Setup of cedar:
==> flow/design.v <==
`timescale 1ns / 1ps
module mac #(
	  parameter N = 16
    )(
    input clk,rst,ce,
    input [N-1:0] a,
    input [N-1:0] b,
    input [N-1:0] c,
    output reg [N-1:0] p
    );
always@(posedge clk)
 begin
    if(rst)
    begin
        p<=0;
    end
    else if(ce)
    begin
        p <= (a*b+c);
    end
 end
endmodule
module variable_shift_reg #(parameter width = 8, parameter size = 3) (
input clk,
input ce,
input rst,
input [width-1:0] data_in,
output [width-1:0] data_out
);
reg [width-1:0] sr [size-1:0];
generate
genvar i;
for(i = 0;i < size;i = i + 1)
begin
    always@(posedge clk)
    begin
        if(rst)
        begin
            sr[i] <= 'd0;
        end
        else
        begin
            if(ce)
            begin
                if(i == 'd0)
                begin
                    sr[i] <= data_in;
                end
                else
                begin
                    sr[i] <= sr[i-1];
                end
            end
        end
    end
end
endgenerate
assign data_out = sr[size-1];
endmodule
module convolver #(
parameter n = 9'h010,
parameter k = 9'h003,
parameter s = 1,
parameter N = 16
)(
input clk,
input ce,
input global_rst,
input [N-1:0] activation,
input [(k*k)*16-1:0] weight1,
output[N-1:0] conv_op,
output valid_conv,
output end_conv
);
reg [31:0] count,count2,count3,row_count;
reg en1,en2,en3;
wire [15:0] tmp [k*k+1:0];
wire [15:0] weight [0:k*k-1];
generate
	genvar l;
	for(l=0;l<k*k;l=l+1)
	begin
      assign weight [l][N-1:0] = weight1[N*l +: N];
	end
endgenerate
assign tmp[0] = 32'h0000000;
generate
genvar i;
  for(i = 0;i<k*k;i=i+1)
  begin: MAC
    if((i+1)%k ==0)
    begin
      if(i==k*k-1)
      begin
      mac #(.N(N)) mac(
        .clk(clk),
        .ce(ce),
        .rst(global_rst),
        .a(activation),
        .b(weight[i]),
        .c(tmp[i]),
        .p(conv_op)
        );
      end
      else
      begin
      wire [N-1:0] tmp2;
      mac #(.N(N)) mac(
        .clk(clk),
        .ce(ce),
        .rst(global_rst),
        .a(activation),
        .b(weight[i]),
        .c(tmp[i]),
        .p(tmp2)
        );
      variable_shift_reg #(.width(N),.size(n-k)) SR (
          .clk(clk),
          .ce(ce),
          .rst(global_rst),
          .data_in(tmp2),
          .data_out(tmp[i+1])
          );
      end
    end
    else
    begin
   mac #(.N(N)) mac2(
      .clk(clk),
      .ce(ce),
      .rst(global_rst),
      .a(activation),
      .b(weight[i]),
      .c(tmp[i]),
      .p(tmp[i+1])
      );
    end
  end
endgenerate
always@(posedge clk)
begin
  if(global_rst)
  begin
    count <=0;
    count2<=0;
    count3<=0;
    row_count <= 0;
    en1<=0;
    en2<=1;
    en3<=0;
  end
  else if(ce)
  begin
    if(count == (k-1)*n+k-1)
    begin
      en1 <= 1'b1;
      count <= count+1'b1;
    end
    else
    begin
      count<= count+1'b1;
    end
  if(en1 && en2)
  begin
    if(count2 == n-k)
    begin
      count2 <= 0;
      en2 <= 0 ;
      row_count <= row_count + 1'b1;
    end
    else
    begin
      count2 <= count2 + 1'b1;
    end
  end
  if(~en2)
  begin
  if(count3 == k-2)
  begin
    count3<=0;
    en2 <= 1'b1;
  end
  else
    count3 <= count3 + 1'b1;
  end
  if((((count2 + 1) % s == 0) && (row_count % s == 0))||(count3 == k-2)&&(row_count % s == 0)||(count == (k-1)*n+k-1))
  begin
    en3 <= 1;
  end
  else
    en3 <= 0;
  end
end
	assign end_conv = (count>= n*n+2) ? 1'b1 : 1'b0;
	assign valid_conv = (en1&&en2&&en3);
endmodule
export LEC_CHECK = 0
export ABC_AREA = 1
export CAP_MARGIN = 10
export CELL_PAD_IN_SITES_GLOBAL_PLACEMENT = 3
export CORE_ASPECT_RATIO = 1.2
export CORE_MARGIN = 2
export CORE_UTILIZATION = 39
export CTS_CLUSTER_SIZE = 33
export GPL_TIMING_DRIVEN = 0
export MAX_ROUTING_LAYER = met4
export SLEW_MARGIN = 40
export TNS_END_PERCENT = 30
create_clock -name core_clock -period 8.0 [get_ports {clk}]
run.sh (not shown) runs the stock make flow with config.mk's settings and CLKGATE_MAP_FILE=.
Modified inputs, indigo compared to cedar
Settings: removing CORE_ASPECT_RATIO (formerly 1.2); removing MAX_ROUTING_LAYER (formerly met4); removing ABC_AREA (formerly 1); removing GPL_TIMING_DRIVEN (formerly 0); changing CAP_MARGIN from 10 to 20; setting PLACE_DENSITY_LB_ADDON to 0.0 for the first time; removing TNS_END_PERCENT (formerly 30); changing CTS_CLUSTER_SIZE from 33 to 37; changing SLEW_MARGIN from 40 to 20; removing CELL_PAD_IN_SITES_GLOBAL_PLACEMENT (formerly 3); changing CORE_UTILIZATION from 39 to 72; setting SETUP_SLACK_MARGIN to 1.61 for the first time; changing the clock period (ns, I/O delays scaled along) from 8.0 to 5.45.
==> comparison <==
- The flow completed for indigo, but it is not clean: the layout still shows setup timing.
- Net switching share of the total power in indigo vs cedar: down 7.3 points
- indigo vs cedar — total die size dropped by more than a quarter
- Comparing cedar against indigo, there is no change at all in overflow left after global routing.
- cedar → indigo: I/O pin count stayed essentially flat; net count after synthesis fell by about 20%.
Edits applied to the flow inputs when going from indigo to ember:
Settings: CORE_UTILIZATION changed from 72 to 70; ABC_AREA newly set to 1; PLACE_DENSITY_LB_ADDON removed (was 0.0); SETUP_SLACK_MARGIN changed from 1.61 to 0.67; CTS_CLUSTER_SIZE changed from 37 to 32; the clock period (ns, I/O delays scaled along) changed from 5.45 to 3.64.
### Flow results
ember: it failed during global routing (5_1_grt), and the tool reported GRT-0232.
Between indigo and ember, multiplexer share of the synthesized area is lower for ember, indigo comes in above that.
Synthesized cell count was higher in the run labelled ember.
Changes observed in ember relative to indigo: area of the synthesized netlist per yosys stat went up; total die size now larger; number of distinct library cells after synthesis saw a decrease; total standard cell area after synthesis shows an increase of 6.0%.
[inputs] zinc vs ember
Settings: ABC_AREA removed (was 1); CTS_CLUSTER_SIZE changed from 32 to 37; SETUP_SLACK_MARGIN removed (was 0.67); the clock period (ns, I/O delays scaled along) changed from 3.64 to 6.36.
zinc has completed all stages; timing, DRC and antenna checks passed.
[zinc vs ember] yosys stat chip area: lower in zinc
Going from ember to zinc, number of setup buffers added after CTS fell 187; number of clock buffers inserted by TritonCTS now sits higher; width of the die lost about 3%.
From ember to zinc the numbers moved as follows: post-placement cell count went down, area of the placeable core went down by about 5.4%.
The final weighted congestion of routability-driven global placement number comes out higher for ember vs zinc.
Relative to ember, the cell area after synthesis measured on zinc has decreased by a few percent.
Post-synthesis simple-gate area fraction: lower on zinc
## Diff of input files: raven against zinc
Settings: HOLD_SLACK_MARGIN newly set to -0.1; CAP_MARGIN changed from 20 to 15; CORE_UTILIZATION changed from 70 to 72.
### Flow results
raven vs. zinc: number of clock buffers inserted by TritonCTS has decreased; number of distinct library cells after synthesis has remained practically unchanged; pin count of the biggest net entering global routing has increased; pre-CTS worst setup slack has increased.
zinc -> raven: critical path depth increased by a little under 10%
Compared with zinc, raven shows number of placed instances with taps included that has gone down slightly.
For the combinational share of power, raven came in 0.8 points lower than zinc did.
Fmax for raven: about 0.5% up relative to zinc
--- input diff raven..onyx ---
Settings: CAP_MARGIN: 15 -> 20; HOLD_SLACK_MARGIN: -0.1 -> unset; CORE_UTILIZATION: 72 -> 29; CTS_CLUSTER_SIZE: 37 -> unset; the clock period (ns, I/O delays scaled along): 6.36 -> 12.4.
Notes after the runs:
- Delta (onyx minus raven): total non-filler cell area in the finished layout went down by about 2.4%, count of cell types in the netlist shows no meaningful change, routed wire length increased by about 2.7% relative to the old numbers, die size went up by 130000 sq um.
- Post-route clock period utilization down 29 points in onyx wrt raven
- onyx vs raven, highest-delay cell along the critical path: sky130_fd_sc_hd__buf_4 vs sky130_fd_sc_hd__fa_1
Power figures rest on the tool's default switching activity, not on a simulated workload.
